==> flow/design.v <==
module FA_Structural(a,b,cin,sum,cout);
	input a,b,cin;
    output sum,cout;
    wire x,y,z;
    xor(x,a,b);
    xor(sum,x,cin);
    and(y,cin,x);
    and(z,a,b);
    or(cout,y,z);
endmodule
module RPA(a,b,cin,sum,cout);
	input [63:0] a,b;
    input cin;
    output wire [63:0] sum;
    output wire cout;
	wire c0,c1,c2,c3,c4,c5,c6,c7,c8,c9,c10,c11,c12,c13,c14,c15,c16,c17,c18,c19,c20,c21,c22,c23,c24,c25,c26,c27,c28,c29,c30,c31,c32,c33,c34,c35,c36,c37,c38,c39,c40,c41,c42,c43,c44,c45,c46,c47,c48,c49,c50,c51,c52,c53,c54,c55,c56,c57,c58,c59,c60,c61,c62;
	FA_Structural fa1(a[0],b[0],cin,sum[0],c0);
	FA_Structural fa2(a[1],b[1],c0,sum[1],c1);
	FA_Structural fa3(a[2],b[2],c1,sum[2],c2);
	FA_Structural fa4(a[3],b[3],c2,sum[3],c3);
    FA_Structural fa5(a[4],b[4],c3,sum[4],c4);
    FA_Structural fa6(a[5],b[5],c4,sum[5],c5);
    FA_Structural fa7(a[6],b[6],c5,sum[6],c6);
    FA_Structural fa8(a[7],b[7],c6,sum[7],c7);
    FA_Structural fa9(a[8],b[8],c7,sum[8],c8);
    FA_Structural fa10(a[9],b[9],c8,sum[9],c9);
    FA_Structural fa11(a[10],b[10],c9,sum[10],c10);
    FA_Structural fa12(a[11],b[11],c10,sum[11],c11);
    FA_Structural fa13(a[12],b[12],c11,sum[12],c12);
    FA_Structural fa14(a[13],b[13],c12,sum[13],c13);
    FA_Structural fa15(a[14],b[14],c13,sum[14],c14);
    FA_Structural fa16(a[15],b[15],c14,sum[15],c15);
    FA_Structural fa17(a[16],b[16],c15,sum[16],c16);
    FA_Structural fa18(a[17],b[17],c16,sum[17],c17);
    FA_Structural fa19(a[18],b[18],c17,sum[18],c18);
    FA_Structural fa20(a[19],b[19],c18,sum[19],c19);
    FA_Structural fa21(a[20],b[20],c19,sum[20],c20);
    FA_Structural fa22(a[21],b[21],c20,sum[21],c21);
    FA_Structural fa23(a[22],b[22],c21,sum[22],c22);
    FA_Structural fa24(a[23],b[23],c22,sum[23],c23);
    FA_Structural fa25(a[24],b[24],c23,sum[24],c24);
    FA_Structural fa26(a[25],b[25],c24,sum[25],c25);
    FA_Structural fa27(a[26],b[26],c25,sum[26],c26);
    FA_Structural fa28(a[27],b[27],c26,sum[27],c27);
    FA_Structural fa29(a[28],b[28],c27,sum[28],c28);
    FA_Structural fa30(a[29],b[29],c28,sum[29],c29);
    FA_Structural fa31(a[30],b[30],c29,sum[30],c30);
    FA_Structural fa32(a[31],b[31],c30,sum[31],c31);
    FA_Structural fa33(a[32],b[32],c31,sum[32],c32);
    FA_Structural fa34(a[33],b[33],c32,sum[33],c33);
    FA_Structural fa35(a[34],b[34],c33,sum[34],c34);
    FA_Structural fa36(a[35],b[35],c34,sum[35],c35);
    FA_Structural fa37(a[36],b[36],c35,sum[36],c36);	
    FA_Structural fa38(a[37],b[37],c36,sum[37],c37);
    FA_Structural fa39(a[38],b[38],c37,sum[38],c38);
    FA_Structural fa40(a[39],b[39],c38,sum[39],c39);
    FA_Structural fa41(a[40],b[40],c39,sum[40],c40);
    FA_Structural fa42(a[41],b[41],c40,sum[41],c41);
    FA_Structural fa43(a[42],b[42],c41,sum[42],c42);
    FA_Structural fa44(a[43],b[43],c42,sum[43],c43);
    FA_Structural fa45(a[44],b[44],c43,sum[44],c44);
    FA_Structural fa46(a[45],b[45],c44,sum[45],c45);
    FA_Structural fa47(a[46],b[46],c45,sum[46],c46);
    FA_Structural fa48(a[47],b[47],c46,sum[47],c47);
    FA_Structural fa49(a[48],b[48],c47,sum[48],c48);
    FA_Structural fa50(a[49],b[49],c48,sum[49],c49);
    FA_Structural fa51(a[50],b[50],c49,sum[50],c50);
    FA_Structural fa52(a[51],b[51],c50,sum[51],c51);
    FA_Structural fa53(a[52],b[52],c51,sum[52],c52);
    FA_Structural fa54(a[53],b[53],c52,sum[53],c53);
    FA_Structural fa55(a[54],b[54],c53,sum[54],c54);
    FA_Structural fa56(a[55],b[55],c54,sum[55],c55);
    FA_Structural fa57(a[56],b[56],c55,sum[56],c56);
    FA_Structural fa58(a[57],b[57],c56,sum[57],c57);
    FA_Structural fa59(a[58],b[58],c57,sum[58],c58);
    FA_Structural fa60(a[59],b[59],c58,sum[59],c59);
    FA_Structural fa61(a[60],b[60],c59,sum[60],c60);
    FA_Structural fa62(a[61],b[61],c60,sum[61],c61);
    FA_Structural fa63(a[62],b[62],c61,sum[62],c62);
    FA_Structural fa64(a[63],b[63],c62,sum[63],cout);
endmodule
module swap(input [63:0]in1, input [63:0]in2, output reg [63:0]out1, output reg [63:0]out2);
    always @(in1 or in2)
    begin
        if(in2[62:0]>in1[62:0])
        begin
            out2 = in1;
            out1 = in2;
        end
        else
        begin
            out1 = in1;
            out2 = in2;
        end
    end
endmodule
module shifter(input [63:0]A, input [10:0]shift, output [63:0]B);
    assign B = A>>shift;
endmodule
module split(input [63:0]A, output sign, output [10:0]exp, output [51:0]man);
    assign sign = A[63];
    assign exp  = A[62:52];
    assign man  = A[51:0];
endmodule
module dfa(input [63:0] I1, input [63:0] I2, output reg [63:0] Final_exp);
    wire[63:0] A,B;
    swap SW(I1,I2,A,B); 
    wire S1,S2;        
    wire [10:0] E1,E2; 
    wire [51:0] M1,M2; 
    split SP1(A,S1,E1,M1); 
    split SP2(B,S2,E2,M2); 
    wire [10:0]Expdiff; 
    assign Expdiff = E1-E2;
    wire [63:0] T1,T2,T3;  
    assign T1= {|E1,M1};   
    assign T2= {|E2,M2};   
    shifter BS(T2,Expdiff,T3); 
    wire [63:0]T4;
    assign T4 = {64{S1^S2}}^T3; 
    wire [63:0]Sum;
    wire Carry;
    RPA C1(T1,T4,S1^S2,Sum,Carry); 
    reg [51:0] M3,tmp; 
    reg [10:0] E3;
    integer i, j;
    reg found;
    always @(*)
    begin
        i=53;
        j=0;
        found=1'b0;
        tmp=Sum[51:0];
        if(Sum[53]==1)
        begin 
            M3=Sum[52:1];
            E3 = E1 + 1'b1;
        end
        else if(Sum[52]==0)
        begin
            for(j=1;j<=52;j=j+1)
            begin
                if(!found && Sum[52-j]==1'b1)
                begin
                    i=j;
                    found=1'b1;
                end
            end
            E3=E1-i;
            tmp=Sum[51:0];
            M3=tmp<<i;
        end
        else
        begin
            M3=Sum[51:0];
            E3=E1;
        end
    end
    always@(*) begin
        if(&E1 == 1'b1 || &E2 == 1'b1) begin
            Final_exp = 64'b0_11111111111_1111111111111111111111111111111111111111111111111111;	
        end
        else if((|E1== 1'b0) && (|M1[51:0]== 1'b0)) begin
            Final_exp = {S2,E2,M2[51:0]};
        end
        else if((|E2== 1'b0) && (|M2[51:0]== 1'b0)) begin
            Final_exp = {S1,E1,M1[51:0]};
        end
        else if(Sum[63:0] == 63'b0) begin
            Final_exp=64'b0;
        end
        else begin
            Final_exp = {S1,{11{|Sum}} & E3,M3};
        end
    end
endmodule
module fp64_add(input clk, input [63:0] a, input [63:0] b, output reg [63:0] s);
    reg  [63:0] a_q, b_q;
    wire [63:0] sum;
    dfa u_dfa(.I1(a_q), .I2(b_q), .Final_exp(sum));
    always @(posedge clk) begin
        a_q <= a;
        b_q <= b;
        s   <= sum;
    end
endmodule
==> flow/run.sh <==
#!/bin/bash
# the make line also repeats each setting of config.mk as NAME=value (left out here)
make -C /OpenROAD-flow-scripts/flow DESIGN_CONFIG=/design/flow/config.mk WORK_HOME=/design/flow/orfs CLKGATE_MAP_FILE= finish
==> flow/config.mk <==
export PLATFORM = sky130hd
export DESIGN_NAME = fp64_add
export DESIGN_NICKNAME = fp64_add
export VERILOG_FILES = /design/flow/design.v
export SDC_FILE = /design/flow/constraint.sdc
export NUM_CORES = 4
export LEC_CHECK = 0
export CAP_MARGIN = 20
export CORE_ASPECT_RATIO = 0.5
export CORE_MARGIN = 2
export CORE_UTILIZATION = 40
export CTS_CLUSTER_DIAMETER = 253
export CTS_CLUSTER_SIZE = 100
export SETUP_SLACK_MARGIN = -1.28
export SLEW_MARGIN = 20
export TNS_END_PERCENT = 100
==> flow/constraint.sdc <==
create_clock -name core_clock -period 30.0 [get_ports {clk}]
set_input_delay 6.0000 -clock core_clock [delete_from_list [all_inputs] [get_ports {clk}]]
set_output_delay 6.0000 -clock core_clock [all_outputs]
set_load 0.01 [all_outputs]
==> changes_impl.md, run 1 <==
### Implementation results

- Comb power frac: 75.8%
- Comb. pwr: 1.83 mW
- Initial antenna violation count: 8
- Crit path from: a_q[10]
- Sequential Power Share: 14.0%
- Synthesis Warnings: 3
- Layout Skew: 20.72 ps
- Xor/xnor share: 3.425%
- Synthesized area: 20170 um2
- CP dominant cell by count: fa_1
- Clock transition at path regs: 90 ps
- WP buf/inv: 8
- Placer Congestion: 1.098
- Worst min path class: flop to flop
- Log Warnings: 27
- # Cells Yosys: 2719
- Fin. Hold Viols: 0
- Met3 WL post-DR: 19840 um
- Crit path max-delay family: adder cells
- Top-area cell share: 19.06%
- Crit path to: s[15]
- Prevailing post-synth register cell: dfxtp_1
- Dpl cell area: 23990 um2
- Top comb family, area: AND-OR/OR-AND gates
- Pleak: 9.864 nW
- CTS tree: built
- Simple Share, Synth: 21.84%
- Reg-to-Reg Start: a_q[10]
- PortBufs: 192
- Finished Core Util: 49.37%
- Pint: 1.100 mW
- Die Y: 162.8 um
- Finished layout cell area: 24690 um2
- Clk sink count: 192
- R2r worst-path depth: 92
- Crit path kind: flop to flop
- Clock latency (worst-skew pair): 480 ps
- Syn nets: 2974
- Hold Crit Start: a_q[1]
- Vias in the first global route: 22420
- Die width: 321.5 um
- Clk pwr: 0.246 mW
- CP endpoint kind: flop
- Final setup vio count: 26
- Worst Hold Depth: 2
- HPWL after detailed placement: 95390 um
- Total Negative Setup Slacks: -2957 ps
- Clk root buf: clkbuf_16
- Area leader, netlist: dfxtp_1
- Unique masters post-synth: 98
- Crit-path max FO: 92
- First-pass GRT wire length: 165900 um
- Flops after synth: 192
- CP required: 30410 ps
- Normalized max-slew margin: 11.29%
- Layout check failures: negative setup slack
- Met1 Wirelength: 50680 um
- Layout Nets: 3220
- Most common cell in the netlist: nand2_1
- Worst R2R End: s[15]
- Final setup margin: -276.7 ps
- Sw power: 1.315 mW
- Chip Area, Yosys: 20170 um2
- Hold Crit Endpoint: s[1]
- Status: complete, but fails checks
- Global Route Usage Sum: 44.22%
- Cts hold-fix bufs: 0
- Critical path depth: 92
- Max-Cap Viols: 0
- Pre-Place Util: 40.33%
- Top Layer Used: met5
- Slack of the worst reg-to-reg path: -280 ps
- Worst slew pin tran: 1331 ps
- Pwr top: combinational cells
- Max VDD drop: 0.1050 mV
- Fillers: 5078
- Area of the die: 52330 um2
- FA/HA/MAJ Cells, Area Fraction: 9.791%
- # rows: 58
- Switching share of power: 54.45%
- DR vias/cell: 6.808
- GR Overflow Total: 0
- Tcrit/Tclk final: 100.9%
- Wire per inst: 32.61 um
- Met2 WL post-DR: 43930 um
- Ys async rst share: 0%
- 1st-iter DRT viols: 4733
- H-Tree Depth: 4
- Number of routed nets with antenna violations: 0
- Post-synth EDFFs: 0
- Largest net degree at the start of global routing: 93
- Final Power: 2.414 mW
- Top cells, area: dfxtp_1, mux2i_1, nand2_1, a21oi_1, fa_1
- Total wire length: 118700 um
- Min cycle time layout: 30280 ps
- CTS buffer count: 17
- P_seq: 0.337 mW
- Compound-gate portion of the synthesized area: 28.05%
- Max incr delay on CP: 640 ps
- Layout area overhead: 22.42%
- Hold slack: 671.4 ps
- WP data arrival: 30680 ps
- Fmax: 33.03 MHz
- Mean post-synth cell area: 7.417 um2
- Number of remaining DRC errors: 0
- Seq share, synth: 19.06%
- PwrDens: 97.79 nW/um2
- Critical path launch point type: flop
- Max Slew Vio Count: 0
- Mapped Cells: 2719
- DR pass1 iterations: 7
- CTS Buffer Depth: 2
- Commonest cells post-synth: nand2_1, nor2_1, a21oi_1, dfxtp_1, o21ai_0
- DR vias: 24780
- Core box area: 50000 um2
- Slowest CP cell: a21oi_1
- Io pins: 193
- Clock share of power: 10.2%
- Mux area share: 11.09%
final cells by class:
class	instances	area, um2	share of cell area, %
Clock inverter	14	166.4	0.6741
Clock buffer	18	439.2	1.779
Inverter	149	559.3	2.266
Timing Repair Buffer	423	3716	15.05
Multi-Input combinational cell	2182	15130	61.30
Antenna cell	1	2.502	0.01014
Sequential cell	192	3844	15.57
Tap cell	660	825.8	3.345
through the flow:
stage	std cells	worst slack (ps)
floorplan	2719	-1223
global placement	3599	341.8
detailed placement	3601	-17.15
CTS	3633	-100.6
global route	3638	-1282
finish	3639	-276.7
timing repair:
| item | in CTS | in global routing |
|---|---|---|
| buffers inserted | 0 | 2 |
| setup endpoints to repair | 0 | 10 |
| gates resized | 0 | 9 |
per-layer routing:
metal	track usage, %	up-vias
li1	-	10510
met1	65.12	12010
met2	57.43	1985
met3	17.82	261
met4	13.02	6
met5	0	-
==> run 2, diff against run 1 <==
ABC_AREA = 1   (was not set)
CORE_ASPECT_RATIO = not set   (was 0.5)
CORE_UTILIZATION = 69   (was 40)
CTS_CLUSTER_DIAMETER = not set   (was 253)
CTS_CLUSTER_SIZE = not set   (was 100)
SETUP_SLACK_MARGIN = not set   (was -1.28)
TNS_END_PERCENT = 40   (was 100)
clock period = 16.5 ns   (was 30.0 ns; I/O delays follow)
==> run 2 against run 1 <==
The run now fails in 3_5_place_dp. Synthesized cell count grew 27%. Die size shrank 41%. Synthesized area grew 1.7%.
==> changes_impl.md, run 2 <==
## Flow update

- Placer Congestion: 1.283 (+17%)
- Area leader, netlist: dfxtp_1
- Xor/xnor share: 2.863% (-0.56 points)
- Log Error: Error: detail_place.tcl, 38 bad optional access
- Ys async rst share: 0% (unchanged)
- Synthesized area: 20500 um2 (+1.7%)
- Synthesis Warnings: 3 (unchanged)
- Area of the die: 31100 um2 (-41%)
- Top cells, area: dfxtp_1, nand2_1, nand3_1, inv_1, o21ai_0
- Failed at: 3_5_place_dp
- # rows: 63 (+8.6%)
- Die width: 176.4 um (-45%)
- Chip Area, Yosys: 20500 um2 (+1.7%)
- Compound-gate portion of the synthesized area: 18.21% (-9.8 points)
- Most common cell in the netlist: nand2_1
- Seq share, synth: 18.75% (-0.31 points)
- Flops after synth: 192 (unchanged)
- Pre-Place Util: 69.53% (+29 points)
- Top-area cell share: 18.75% (-0.31 points)
- Syn nets: 3705 (+25%)
- Simple Share, Synth: 38.30% (+16 points)
- Top comb family, area: simple AND/OR/NAND/NOR gates
- Status: stopped before the end
- Prevailing post-synth register cell: dfxtp_1
- FA/HA/MAJ Cells, Area Fraction: 9.632% (-0.16 points)
- Post-synth EDFFs: 0 (unchanged)
- Die Y: 176.4 um (+8.4%)
- PortBufs: 192 (unchanged)
- Mapped Cells: 3450 (+27%)
- Unique masters post-synth: 60 (-39%)
- Core box area: 29480 um2 (-41%)
- # Cells Yosys: 3450 (+27%)
- Mux area share: 0.7813% (-10 points)
- Commonest cells post-synth: nand2_1, nand3_1, inv_1, o21ai_0, nor2_1
- Mean post-synth cell area: 5.942 um2 (-20%)
- Io pins: 193 (unchanged)
[run 2: metrics by stage]
stage,hold slack (ps),TNS (ps)
3_3_place_gp,638.5,-622360
2_1_floorplan,577.0,-549940
==> run 3, diff against run 2 <==
ABC_AREA = not set   (was 1)
CORE_UTILIZATION = 45   (was 69)
SETUP_SLACK_MARGIN = 5.0   (was not set)
TNS_END_PERCENT = 5   (was 40)
clock period = 18.2 ns   (was 16.5 ns; I/O delays follow)
==> run 3 against run 2 <==
Synthesized cell count shrank 21%. Die size grew 50%. Synthesized area down 1.6%. The layout now fails its checks (negative setup slack).
==> changes_impl.md, run 3 <==
### Implementation results

- CP required: 18600 ps
- # rows: 77 (+22%)
- Cts hold-fix bufs: 0
- Fmax: 36.79 MHz
- Status: complete, but fails checks
- Initial antenna violation count: 14
- Pre-Place Util: 45.60% (-24 points)
- Sw power: 2.483 mW
- Finished layout cell area: 30810 um2
- Max VDD drop: 0.2074 mV
- Finished Core Util: 69.67%
- Fin. Hold Viols: 0
- DR vias: 28140
- Clock share of power: 8.2%
- Final setup margin: -8981 ps
- Most common cell in the netlist: nand2_1
- Core box area: 44220 um2 (+50%)
- Number of remaining DRC errors: 0
- Crit path from: b_q[9]
- 1st-iter DRT viols: 5035
- Die Y: 215.7 um (+22%)
- Pleak: 13.17 nW
- Layout Skew: 28.32 ps
- GR Overflow Total: 0
- Hold Crit Start: a_q[1]
- Wire per inst: 29.87 um
- Worst R2R End: s[34]
- Slowest CP cell: a2111oi_4
- Flops after synth: 192 (unchanged)
- Final setup vio count: 64
- Pwr top: combinational cells
- DR pass1 iterations: 9
- Global Route Usage Sum: 52.63%
- Layout check failures: negative setup slack
- Post-synth EDFFs: 0 (unchanged)
- Number of routed nets with antenna violations: 0
- CP endpoint kind: flop
- First-pass GRT wire length: 180400 um
- Crit path max-delay family: adder cells
- Synthesized area: 20170 um2 (-1.6%)
- Clk root buf: clkbuf_16
- Xor/xnor share: 3.425% (+0.56 points)
- Clk pwr: 0.402 mW
- Crit path to: s[34]
- Pint: 2.421 mW
- Area leader, netlist: dfxtp_1
- CTS tree: built
- CP dominant cell by count: fa_2
- Critical path launch point type: flop
- Largest net degree at the start of global routing: 102
- R2r worst-path depth: 91
- Simple Share, Synth: 21.84% (-16 points)
- Die width: 215.7 um (+22%)
- Area of the die: 46520 um2 (+50%)
- Chip Area, Yosys: 20170 um2 (-1.6%)
- WP data arrival: 27580 ps
- Mapped Cells: 2719 (-21%)
- Log Warnings: 34
- Normalized max-slew margin: 10.99%
- Seq share, synth: 19.06% (+0.31 points)
- Prevailing post-synth register cell: dfxtp_1
- Placer Congestion: 1.171 (-8.7%)
- Synthesis Warnings: 3 (unchanged)
- Tcrit/Tclk final: 149.3%
- Mux area share: 11.09% (+10 points)
- HPWL after detailed placement: 97390 um
- Max Slew Vio Count: 0
- Clock transition at path regs: 90 ps
- Max incr delay on CP: 650 ps
- Clk sink count: 192
- Final Power: 4.905 mW
- H-Tree Depth: 4
- Sequential Power Share: 11.1%
- PwrDens: 159.2 nW/um2
- P_seq: 0.543 mW
- FA/HA/MAJ Cells, Area Fraction: 9.791% (+0.16 points)
- Io pins: 193 (unchanged)
- Layout area overhead: 52.78%
- DR vias/cell: 6.677
- PortBufs: 192 (unchanged)
- Ys async rst share: 0% (unchanged)
- Crit path kind: flop to flop
- RSZ-0062 raised after global routing: yes
- Clock latency (worst-skew pair): 510 ps
- Unique masters post-synth: 98 (+63%)
- Layout Nets: 3860
- Dpl cell area: 29030 um2
- Pre-CTS setup slack: -9021 ps
- Worst Hold Depth: 3
- Crit-path max FO: 5
- Commonest cells post-synth: nand2_1, nor2_1, a21oi_1, dfxtp_1, o21ai_0
- Top cells, area: dfxtp_1, mux2i_1, nand2_1, a21oi_1, fa_1
- Worst slew pin tran: 1335 ps
- Switching share of power: 50.63%
- Syn nets: 2974 (-20%)
- Top comb family, area: AND-OR/OR-AND gates
- CTS Buffer Depth: 2
- Min cycle time layout: 27180 ps
- Reg-to-Reg Start: b_q[9]
- Worst min path class: flop to flop
- Hold Crit Endpoint: s[1]
- Compound-gate portion of the synthesized area: 28.05% (+9.8 points)
- Top-area cell share: 19.06% (+0.31 points)
- # Cells Yosys: 2719 (-21%)
- Vias in the first global route: 27340
- CTS buffer count: 17
- WP buf/inv: 9
- Critical path depth: 91
- Total wire length: 125900 um
- Comb power frac: 80.7%
- Comb. pwr: 3.96 mW
- Max-Cap Viols: 0
- Slack of the worst reg-to-reg path: -8980 ps
- Mean post-synth cell area: 7.417 um2 (+25%)
==> run 3: repair_timing <==
| item | in CTS | in global routing |
|---|---|---|
| pin swaps | 36 | 38 |
| endpoints found under the setup margin | 64 | 64 |
| gates resized | 117 | 103 |
| hold endpoints to repair | 0 | 0 |
| buffers inserted | 12 | 14 |
==> run 3: per-layer routing <==
metal	global-route usage (%)	share of wire, %	vias up
li1	-	-	11790
met1	59.71	34	13050
met2	78.35	42	2467
met3	19.27	14	818
met4	44.48	11	16
met5	1.979	0.16	-
==> run 3: area by class of cell <==
class	count	area, um2
Antenna cell	5	12.51
Clock buffer	20	436.7
Clock inverter	12	147.6
Fill cell	3524	13410
Inverter	149	584.3
Multi-Input combinational cell	2182	16210
Sequential cell	192	3854
Tap cell	592	740.7
Timing Repair Buffer	1063	8820
==> run 3: per-stage QoR <==
stage	TNS [ps]	hold WS, ps	cells
6_report	-535330	667.7	4215
5_1_grt	-567680	716.3	4211
4_1_cts	-509590	685.3	4195
3_5_place_dp	-547270	675.9	4151
3_3_place_gp	-526150	668.1	4151
2_1_floorplan	-554000	483.0	2719
==> run 4, diff against run 3 <==
CORE_UTILIZATION = 72   (was 45)
HOLD_SLACK_MARGIN = -0.1   (was not set)
SETUP_SLACK_MARGIN = 3.9   (was 5.0)
TNS_END_PERCENT = not set   (was 5)
clock period = 14.7 ns   (was 18.2 ns; I/O delays follow)
==> run 4 against run 3 <==
The run now fails in 3_5_place_dp. Synthesized cell count stayed put. Die size is 37% lower. Synthesized area unchanged.
==> changes_impl.md, run 4 <==
## Flow update

- Status: stopped before the end
- Failed at: 3_5_place_dp
- Log Error: [ERROR DPL-0038] Utilization greater than 100%, impossible to legalize
- Synthesis Warnings: 3 (unchanged)
- Xor/xnor share: 3.425% (unchanged)
- Mapped Cells: 2719 (unchanged)
- Compound-gate portion of the synthesized area: 28.05% (unchanged)
- Mean post-synth cell area: 7.417 um2 (unchanged)
- Mux area share: 11.09% (unchanged)
- Commonest cells post-synth: nand2_1, nor2_1, a21oi_1, dfxtp_1, o21ai_0
- Seq share, synth: 19.06% (unchanged)
- Top cells, area: dfxtp_1, mux2i_1, nand2_1, a21oi_1, fa_1
- Post-synth EDFFs: 0 (unchanged)
- Core box area: 27710 um2 (-37%)
- Top-area cell share: 19.06% (unchanged)
- Area of the die: 29360 um2 (-37%)
- # Cells Yosys: 2719 (unchanged)
- # rows: 61 (-21%)
- Synthesized area: 20170 um2 (unchanged)
- FA/HA/MAJ Cells, Area Fraction: 9.791% (unchanged)
- Unique masters post-synth: 98 (unchanged)
- Chip Area, Yosys: 20170 um2 (unchanged)
- PortBufs: 192 (unchanged)
- Die width: 171.4 um (-21%)
- Ys async rst share: 0% (unchanged)
- Most common cell in the netlist: nand2_1
- Placer Congestion: 1.475 (+26%)
- Pre-Place Util: 72.79% (+27 points)
- Area leader, netlist: dfxtp_1
- Top comb family, area: AND-OR/OR-AND gates
- Flops after synth: 192 (unchanged)
- Die Y: 171.4 um (-21%)
- Syn nets: 2974 (unchanged)
- Simple Share, Synth: 21.84% (unchanged)
- Prevailing post-synth register cell: dfxtp_1
- Io pins: 193 (unchanged)
run 4: metrics by stage:
step,setup TNS [ps],cells,power [mW]
global placement,-700870,3852,4.407
floorplan,-775690,2719,2.722
==> run 5, diff against run 4 <==
CORE_UTILIZATION = 58   (was 72)
HOLD_SLACK_MARGIN = not set   (was -0.1)
SETUP_SLACK_MARGIN = 5.0   (was 3.9)
clock period = 27.7 ns   (was 14.7 ns; I/O delays follow)
==> run 5 against run 4 <==
The run fails in 5_1_grt. Die size is 24% higher. Synthesized cell count stayed put. Synthesized area stayed put.
==> changes_impl.md, run 5 <==
## Flow update

- PortBufs: 192 (unchanged)
- HPWL after detailed placement: 78340 um
- Post-synth EDFFs: 0 (unchanged)
- Simple Share, Synth: 21.84% (unchanged)
- Area leader, netlist: dfxtp_1
- Dpl cell area: 23170 um2
- Synthesized area: 20170 um2 (unchanged)
- Xor/xnor share: 3.425% (unchanged)
- Global Route Usage Sum: 86.90%
- Pre-Place Util: 58.67% (-14 points)
- CTS buffer count: 17
- H-Tree Depth: 4
- Commonest cells post-synth: nand2_1, nor2_1, a21oi_1, dfxtp_1, o21ai_0
- Status: stopped before the end
- Cts hold-fix bufs: 0
- Die width: 190.5 um (+11%)
- Clk root buf: clkbuf_16
- Log Error: [ERROR GRT-0232] Routing congestion too high. Check the congestion heatmap in the GUI.
- FA/HA/MAJ Cells, Area Fraction: 9.791% (unchanged)
- Top comb family, area: AND-OR/OR-AND gates
- Post-Place Cells: 3274
- Mapped Cells: 2719 (unchanged)
- Most common cell in the netlist: nand2_1
- Core box area: 34370 um2 (+24%)
- Die Y: 190.5 um (+11%)
- # rows: 68 (+11%)
- Chip Area, Yosys: 20170 um2 (unchanged)
- Synthesis Warnings: 3 (unchanged)
- Compound-gate portion of the synthesized area: 28.05% (unchanged)
- Placer Congestion: 1.265 (-14%)
- Failed at: 5_1_grt
- CTS Buffer Depth: 2
- Top-area cell share: 19.06% (unchanged)
- Unique masters post-synth: 98 (unchanged)
- Prevailing post-synth register cell: dfxtp_1
- Flops after synth: 192 (unchanged)
- GR Overflow Total: 465
- Top cells, area: dfxtp_1, mux2i_1, nand2_1, a21oi_1, fa_1
- Clk sink count: 192
- Mean post-synth cell area: 7.417 um2 (unchanged)
- Syn nets: 2974 (unchanged)
- Mux area share: 11.09% (unchanged)
- Ys async rst share: 0% (unchanged)
- Area of the die: 36280 um2 (+24%)
- Seq share, synth: 19.06% (unchanged)
- # Cells Yosys: 2719 (unchanged)
- Io pins: 193 (unchanged)
- Pre-CTS setup slack: -318.4 ps
-- run 5: routing by layer --
layer	track usage (%)	GRT overflow
met5	60.03	2
met1	87.27	71
met3	79.35	55
met2	96.41	207
met4	83.75	130
-- run 5: timing repair --
item                                    CTS
endpoints found under the setup margin   64
gates resized                           337
cloned                                    4
pin swaps                               125
buffers inserted                        101
==> run 6, diff against run 5 <==
CORE_MARGIN = 10   (was 2)
CORE_UTILIZATION = 40   (was 58)
CTS_CLUSTER_SIZE = 79   (was not set)
SETUP_SLACK_MARGIN = not set   (was 5.0)
clock period = 30.0 ns   (was 27.7 ns; I/O delays follow)
==> run 6 against run 5 <==
The run now finishes clean. Synthesized cell count stayed put. Die size is 65% higher. Synthesized area stayed put.
==> changes_impl.md, run 6 <==
### Implementation results

- Hold Crit Start: a_q[4]
- Xor/xnor share: 3.425% (unchanged)
- Most common cell in the netlist: nand2_1
- Global Route Usage Sum: 38.22%
- Unique masters post-synth: 98 (unchanged)
- Area of the die: 59790 um2 (+65%)
- DR vias/cell: 6.805
- Commonest cells post-synth: nand2_1, nor2_1, a21oi_1, dfxtp_1, o21ai_0
- Crit path kind: flop to flop
- Top comb family, area: AND-OR/OR-AND gates
- Die Y: 244.5 um (+28%)
- Area leader, netlist: dfxtp_1
- Crit path max-delay family: adder cells
- Initial antenna violation count: 4
- WP buf/inv: 7
- First-pass GRT wire length: 167400 um
- Hold Crit Endpoint: s[4]
- Comb. pwr: 1.85 mW
- Switching share of power: 55.38%
- PwrDens: 98.53 nW/um2
- # Cells Yosys: 2719 (unchanged)
- Wire per inst: 33.05 um
- Mux area share: 11.09% (unchanged)
- Pint: 1.081 mW
- Slack of the worst reg-to-reg path: 520 ps
- Clk pwr: 0.240 mW
- H-Tree Depth: 4 (unchanged)
- Io pins: 193 (unchanged)
- Log Warnings: 27
- FA/HA/MAJ Cells, Area Fraction: 9.791% (unchanged)
- Seq share, synth: 19.06% (unchanged)
- Pleak: 9.659 nW
- Max Slew Vio Count: 0
- Critical path depth: 86
- Layout Skew: 26.44 ps
- CTS Buffer Depth: 2 (unchanged)
- Fin. Hold Viols: 0
- Fmax: 33.92 MHz
- Crit-path max FO: 18
- Min cycle time layout: 29480 ps
- Clock share of power: 9.9%
- Compound-gate portion of the synthesized area: 28.05% (unchanged)
- Cts hold-fix bufs: 0 (unchanged)
- GR Overflow Total: 0
- Layout Nets: 3169
- Pre-Place Util: 40.36% (-18 points)
- Comb power frac: 76.2%
- PortBufs: 192 (unchanged)
- # rows: 82 (+21%)
- WP data arrival: 29870 ps
- Clock latency (worst-skew pair): 510 ps
- CP endpoint kind: flop
- 1st-iter DRT viols: 4079
- Final setup vio count: 0
- Post-synth EDFFs: 0 (unchanged)
- Ys async rst share: 0% (unchanged)
- Max incr delay on CP: 520 ps
- Clk sink count: 192 (unchanged)
- Critical path launch point type: flop
- Flops after synth: 192 (unchanged)
- Worst slew pin tran: 1381 ps
- Vias in the first global route: 22960
- CTS buffer count: 17 (unchanged)
- Simple Share, Synth: 21.84% (unchanged)
- Number of remaining DRC errors: 0
- P_seq: 0.338 mW
- Finished layout cell area: 24590 um2
- Worst Hold Depth: 2
- Mapped Cells: 2719 (unchanged)
- Prevailing post-synth register cell: dfxtp_1
- Die width: 244.5 um (+28%)
- DR vias: 24510
- Tcrit/Tclk final: 98.26%
- Clk root buf: clkbuf_16
- Reg-to-Reg Start: a_q[54]
- Sequential Power Share: 13.9%
- Chip Area, Yosys: 20170 um2 (unchanged)
- CP dominant cell by count: fa_1
- R2r worst-path depth: 86
- Clock transition at path regs: 70 ps
- Pwr top: combinational cells
- HPWL after detailed placement: 95020 um (+21%)
- Dpl cell area: 23600 um2 (+1.9%)
- Slowest CP cell: nor4_2
- Top cells, area: dfxtp_1, mux2i_1, nand2_1, a21oi_1, fa_1
- Syn nets: 2974 (unchanged)
- DR pass1 iterations: 8
- Core box area: 49970 um2 (+45%)
- Worst min path class: flop to flop
- Number of routed nets with antenna violations: 0
- Status: timing/DRC/antenna clean
- Layout area overhead: 21.96%
- Max VDD drop: 0.05855 mV
- Total wire length: 119000 um
- Crit path to: s[50]
- Placer Congestion: 1.107 (-12%)
- CP required: 30390 ps
- Max-Cap Viols: 0
- Largest net degree at the start of global routing: 76
- Top-area cell share: 19.06% (unchanged)
- Synthesis Warnings: 3 (unchanged)
- Crit path from: a_q[54]
- Synthesized area: 20170 um2 (unchanged)
- Sw power: 1.342 mW
- Normalized max-slew margin: 7.915%
- CTS tree: built
- Mean post-synth cell area: 7.417 um2 (unchanged)
- Finished Core Util: 49.22%
- Worst R2R End: s[50]
- Fillers: 5034
run 6: per-stage QoR:
stage | hold slack, ps | std cells | setup TNS (ps) | power (mW) | worst slack [ps]
after floorplan | 483.0 | 2719 | 0 | 1.299 | 28.63
after global placement | 624.8 | 3544 | 0 | 2.072 | 91.92
after detailed placement | 638.2 | 3544 | -689.5 | 2.069 | -190.7
after CTS | 661.2 | 3576 | 0 | 2.317 | 0.05329
after global routing | 680.7 | 3599 | -39.30 | 2.498 | -18.47
final | 664.4 | 3602 | 0 | 2.423 | 521.5
run 6: cell type report:
type / instances / area, um2 / area share [%]
flip-flops and latches: 192 / 3859 / 15.69
diodes: 3 / 7.507 / 0.03052
repair buffers: 371 / 3368 / 13.69
well taps: 672 / 840.8 / 3.419
inverters: 149 / 564.3 / 2.294
clock inverters: 14 / 171.4 / 0.6970
multi-input cells: 2183 / 15350 / 62.43
clock buffers: 18 / 429.2 / 1.745
run 6: routing by layer:
metal  share of wire [%]  global-route usage, %  vias up
met2                  43                  58.69     1946
met1                  38                  47.32    11710
li1                    -                      -    10410
met3                  11                  9.538      438
met4                 7.7                  24.05        4
met5               0.026                      0        -
run 6: repair_timing:
item                                    in CTS  in global routing
gates resized                                2                 57
pin swaps                                    0                 22
gates cloned                                 0                  1
endpoints found under the setup margin      14                 63
buffers inserted                             0                 21
==> run 7, diff against run 6 <==
CELL_PAD_IN_SITES_GLOBAL_PLACEMENT = 2   (was not set)
CORE_ASPECT_RATIO = 0.63   (was not set)
CORE_MARGIN = 3   (was 10)
CORE_UTILIZATION = 41   (was 40)
CTS_CLUSTER_DIAMETER = 84   (was not set)
CTS_CLUSTER_SIZE = not set   (was 79)
GPL_ROUTABILITY_DRIVEN = 1   (was not set)
HOLD_SLACK_MARGIN = 0.04   (was not set)
MAX_ROUTING_LAYER = met4   (was not set)
MIN_ROUTING_LAYER = met2   (was not set)
PLACE_DENSITY_LB_ADDON = 0.14   (was not set)
SETUP_SLACK_MARGIN = 5.0   (was not set)
clock period = 38.5 ns   (was 30.0 ns; I/O delays follow)
==> run 7 against run 6 <==
The run now fails in 5_1_grt. Synthesized cell count unchanged. Die size down 13%. Synthesized area unchanged.
==> changes_impl.md, run 7 <==
## Flow update

- CTS Buffer Depth: 2 (unchanged)
- Mapped Cells: 2719 (unchanged)
- Post-Place Cells: 3420 (-3.5%)
- Log Error: [ERROR GRT-0116] Global routing finished with congestion. Check the congestion regions in the DRC Viewer.
- Simple Share, Synth: 21.84% (unchanged)
- PortBufs: 192 (unchanged)
- Clk sink count: 192 (unchanged)
- Most common cell in the netlist: nand2_1
- Status: stopped before the end
- CTS buffer count: 17 (unchanged)
- # Cells Yosys: 2719 (unchanged)
- Top comb family, area: AND-OR/OR-AND gates
- Global Route Usage Sum: 87.01%
- Prevailing post-synth register cell: dfxtp_1
- Ys async rst share: 0% (unchanged)
- Flops after synth: 192 (unchanged)
- Area leader, netlist: dfxtp_1
- GR Overflow Total: 2038
- Chip Area, Yosys: 20170 um2 (unchanged)
- Synthesized area: 20170 um2 (unchanged)
- Clk root buf: clkbuf_16
- Core box area: 47770 um2 (-4.4%)
- Top-area cell share: 19.06% (unchanged)
- Compound-gate portion of the synthesized area: 28.05% (unchanged)
- Placer Congestion: 1.491 (+35%)
- Area of the die: 51950 um2 (-13%)
- Failed at: 5_1_grt
- Syn nets: 2974 (unchanged)
- Seq share, synth: 19.06% (unchanged)
- Die Y: 182.0 um (-26%)
- Mux area share: 11.09% (unchanged)
- FA/HA/MAJ Cells, Area Fraction: 9.791% (unchanged)
- HPWL after detailed placement: 92050 um (-3.1%)
- Cts hold-fix bufs: 0 (unchanged)
- Die width: 285.4 um (+17%)
- Xor/xnor share: 3.425% (unchanged)
- Pre-Place Util: 42.22% (+1.9 points)
- Synthesis Warnings: 3 (unchanged)
- Pre-CTS setup slack: 3983 ps (+4174 ps)
- Commonest cells post-synth: nand2_1, nor2_1, a21oi_1, dfxtp_1, o21ai_0
- Post-synth EDFFs: 0 (unchanged)
- Unique masters post-synth: 98 (unchanged)
- Mean post-synth cell area: 7.417 um2 (unchanged)
- Io pins: 193 (unchanged)
- H-Tree Depth: 4 (unchanged)
- Top cells, area: dfxtp_1, mux2i_1, nand2_1, a21oi_1, fa_1
- # rows: 63 (-23%)
==> run 7: per-layer routing <==
layer | global-route usage, % | GRT overflow
met4 | 54.12 | 45
met1 | - | -
met3 | 110.9 | 1907
met5 | - | -
met2 | 84.19 | 86
==> run 7: stage by stage <==
stage	util, %	hold WS (ps)	cell area, um2	total power [mW]
4_1_cts	48.76	650.4	23290	1.685
3_5_place_dp	47.38	634.2	22630	1.496
3_3_place_gp	47.38	640.2	22630	1.499
2_1_floorplan	-	483.0	20170	1.000
==> run 7: what timing repair did <==
item                                    CTS
resized                                   6
cloned                                    2
buffers inserted                          1
endpoints found under the hold margin     0
endpoints found under the setup margin   52
pin swaps                                 3
==> run 8, diff against run 7 <==
CELL_PAD_IN_SITES_GLOBAL_PLACEMENT = not set   (was 2)
CORE_ASPECT_RATIO = not set   (was 0.63)
CORE_MARGIN = 2   (was 3)
CORE_UTILIZATION = 50   (was 41)
CTS_CLUSTER_DIAMETER = not set   (was 84)
GPL_ROUTABILITY_DRIVEN = not set   (was 1)
HOLD_SLACK_MARGIN = not set   (was 0.04)
MAX_ROUTING_LAYER = not set   (was met4)
MIN_ROUTING_LAYER = not set   (was met2)
PLACE_DENSITY_LB_ADDON = not set   (was 0.14)
SETUP_SLACK_MARGIN = not set   (was 5.0)
TNS_END_PERCENT = 5   (was not set)
clock period = 25.1 ns   (was 38.5 ns; I/O delays follow)
==> run 8 against run 7 <==
Synthesized area is the same. Synthesized cell count is the same. Die size shrank 19%. The layout now fails its checks (max-capacitance violations, max-slew violations, negative setup slack).
==> changes_impl.md, run 8 <==
### Implementation results

- CTS buffer count: 17 (unchanged)
- P_seq: 0.396 mW
- Most common cell in the netlist: nand2_1
- H-Tree Depth: 4 (unchanged)
- Placer Congestion: 1.172 (-21%)
- Top cells, area: dfxtp_1, mux2i_1, nand2_1, a21oi_1, fa_1
- Min cycle time layout: 27530 ps
- FA/HA/MAJ Cells, Area Fraction: 9.791% (unchanged)
- Pre-CTS setup slack: -1796 ps (-5779 ps)
- CP dominant cell by count: fa_2
- Critical path launch point type: flop
- Syn nets: 2974 (unchanged)
- Tcrit/Tclk final: 109.7%
- Clk sink count: 192 (unchanged)
- Compound-gate portion of the synthesized area: 28.05% (unchanged)
- R2r worst-path depth: 97
- Clock transition at path regs: 80 ps
- Commonest cells post-synth: nand2_1, nor2_1, a21oi_1, dfxtp_1, o21ai_0
- Pleak: 12.43 nW
- Critical path depth: 97
- Synthesis Warnings: 3 (unchanged)
- Layout area overhead: 47.12%
- Core box area: 39730 um2 (-17%)
- Die width: 204.8 um (-28%)
- Largest net degree at the start of global routing: 65
- Crit path from: b_q[0]
- Area of the die: 41950 um2 (-19%)
- Max Slew Vio Count: 4
- Max incr delay on CP: 500 ps
- Clock share of power: 8.1%
- Unique masters post-synth: 98 (unchanged)
- CTS Buffer Depth: 2 (unchanged)
- Wire per inst: 31.69 um
- Sequential Power Share: 11.6%
- Top-area cell share: 19.06% (unchanged)
- Final setup margin: -2425 ps
- Worst slew pin tran: 1507 ps
- Pwr top: combinational cells
- Cts hold-fix bufs: 0 (unchanged)
- Worst min path class: flop to flop
- CP required: 25450 ps
- Crit path kind: flop to flop
- Clk pwr: 0.280 mW
- Total wire length: 127300 um
- Layout check failures: max-capacitance violations, max-slew violations, negative setup slack
- Clock latency (worst-skew pair): 520 ps
- Max-Cap Viols: 1
- Io pins: 193 (unchanged)
- GR Overflow Total: 0
- Status: complete, but fails checks
- Crit path max-delay family: adder cells
- Top comb family, area: AND-OR/OR-AND gates
- Slack of the worst reg-to-reg path: -2430 ps
- Clk root buf: clkbuf_16
- WP data arrival: 27880 ps
- HPWL after detailed placement: 92030 um (about the same)
- RSZ-0062 raised after global routing: yes
- Slowest CP cell: o31ai_4
- First-pass GRT wire length: 176000 um
- Vias in the first global route: 27380
- Layout Skew: 35.27 ps
- Fin. Hold Viols: 0
- Flops after synth: 192 (unchanged)
- Crit-path max FO: 17
- Seq share, synth: 19.06% (unchanged)
- Area leader, netlist: dfxtp_1
- # Cells Yosys: 2719 (unchanged)
- Mean post-synth cell area: 7.417 um2 (unchanged)
- Reg-to-Reg Start: b_q[0]
- Number of routed nets with antenna violations: 0
- Fmax: 36.33 MHz
- Crit path to: s[61]
- Hold Crit Start: a_q[63]
- Switching share of power: 52.34%
- CTS tree: built
- Pint: 1.635 mW
- Die Y: 204.8 um (+13%)
- Ys async rst share: 0% (unchanged)
- Prevailing post-synth register cell: dfxtp_1
- Xor/xnor share: 3.425% (unchanged)
- Comb power frac: 80.3%
- Initial antenna violation count: 7
- Mapped Cells: 2719 (unchanged)
- DR vias/cell: 7.263
- # rows: 73 (+16%)
- Post-synth EDFFs: 0 (unchanged)
- Synthesized area: 20170 um2 (unchanged)
- Max VDD drop: 0.08523 mV
- CP endpoint kind: flop
- Simple Share, Synth: 21.84% (unchanged)
- Pre-Place Util: 50.75% (+8.5 points)
- Mux area share: 11.09% (unchanged)
- Global Route Usage Sum: 57.14%
- Worst Hold Depth: 2
- 1st-iter DRT viols: 6674
- Worst R2R End: s[61]
- WP buf/inv: 8
- Final Power: 3.430 mW
- Comb. pwr: 2.75 mW
- Chip Area, Yosys: 20170 um2 (unchanged)
- DR vias: 29180
- Normalized max-slew margin: -1.546%
- PortBufs: 192 (unchanged)
- Layout Nets: 3723
- Final setup vio count: 64
- Number of remaining DRC errors: 0
- DR pass1 iterations: 19
- Hold Crit Endpoint: s[63]
- Log Warnings: 36
- Sw power: 1.795 mW
- PwrDens: 115.6 nW/um2
run 8: cell type report:
cell class / count / area, um2
Multi-Input combinational cell: 2182 / 16350
Fill cell: 2851 / 10060
Timing Repair Buffer: 926 / 7652
Sequential cell: 192 / 3864
Tap cell: 525 / 656.9
Inverter: 149 / 566.8
Clock buffer: 17 / 425.4
Clock inverter: 15 / 127.6
Antenna cell: 12 / 30.03
run 8: per-stage QoR:
| stage | utilization [%] | hold WS [ps] | cell area, um2 | setup TNS [ps] | std cells |
|---|---|---|---|---|---|
| 2_1_floorplan | - | 483.0 | 20700 | -112400 | 2719 |
| 3_3_place_gp | 69.98 | 648.6 | 27800 | -71490 | 3940 |
| 6_report | 74.67 | 683.4 | 29670 | -125830 | 4018 |
| 5_1_grt | 74.62 | 691.0 | 29650 | -141240 | 4009 |
| 3_5_place_dp | 69.98 | 656.6 | 27800 | -88250 | 3940 |
| 4_1_cts | 72.60 | 655.9 | 28850 | -68980 | 3989 |
run 8: repair_timing:
item / in CTS / in global routing
cloned: 0 / 0
setup buffers: 18 / 15
setup endpoints to repair: 64 / 64
resized: 88 / 140
hold endpoints to repair: 0 / 0
pin swaps: 41 / 44
run 8: layer usage:
metal / track usage (%) / routed length (um) / up-vias / share of wire (%)
met5: 3.452 / 100 / - / 0.079
met4: 49.72 / 16270 / 6 / 13
met3: 25.53 / 20190 / 1240 / 16
met2: 82.13 / 49920 / 3137 / 39
met1: 63.60 / 40830 / 13260 / 32
li1: - / - / 11540 / -
Power is estimated from default activity; no workload was simulated.
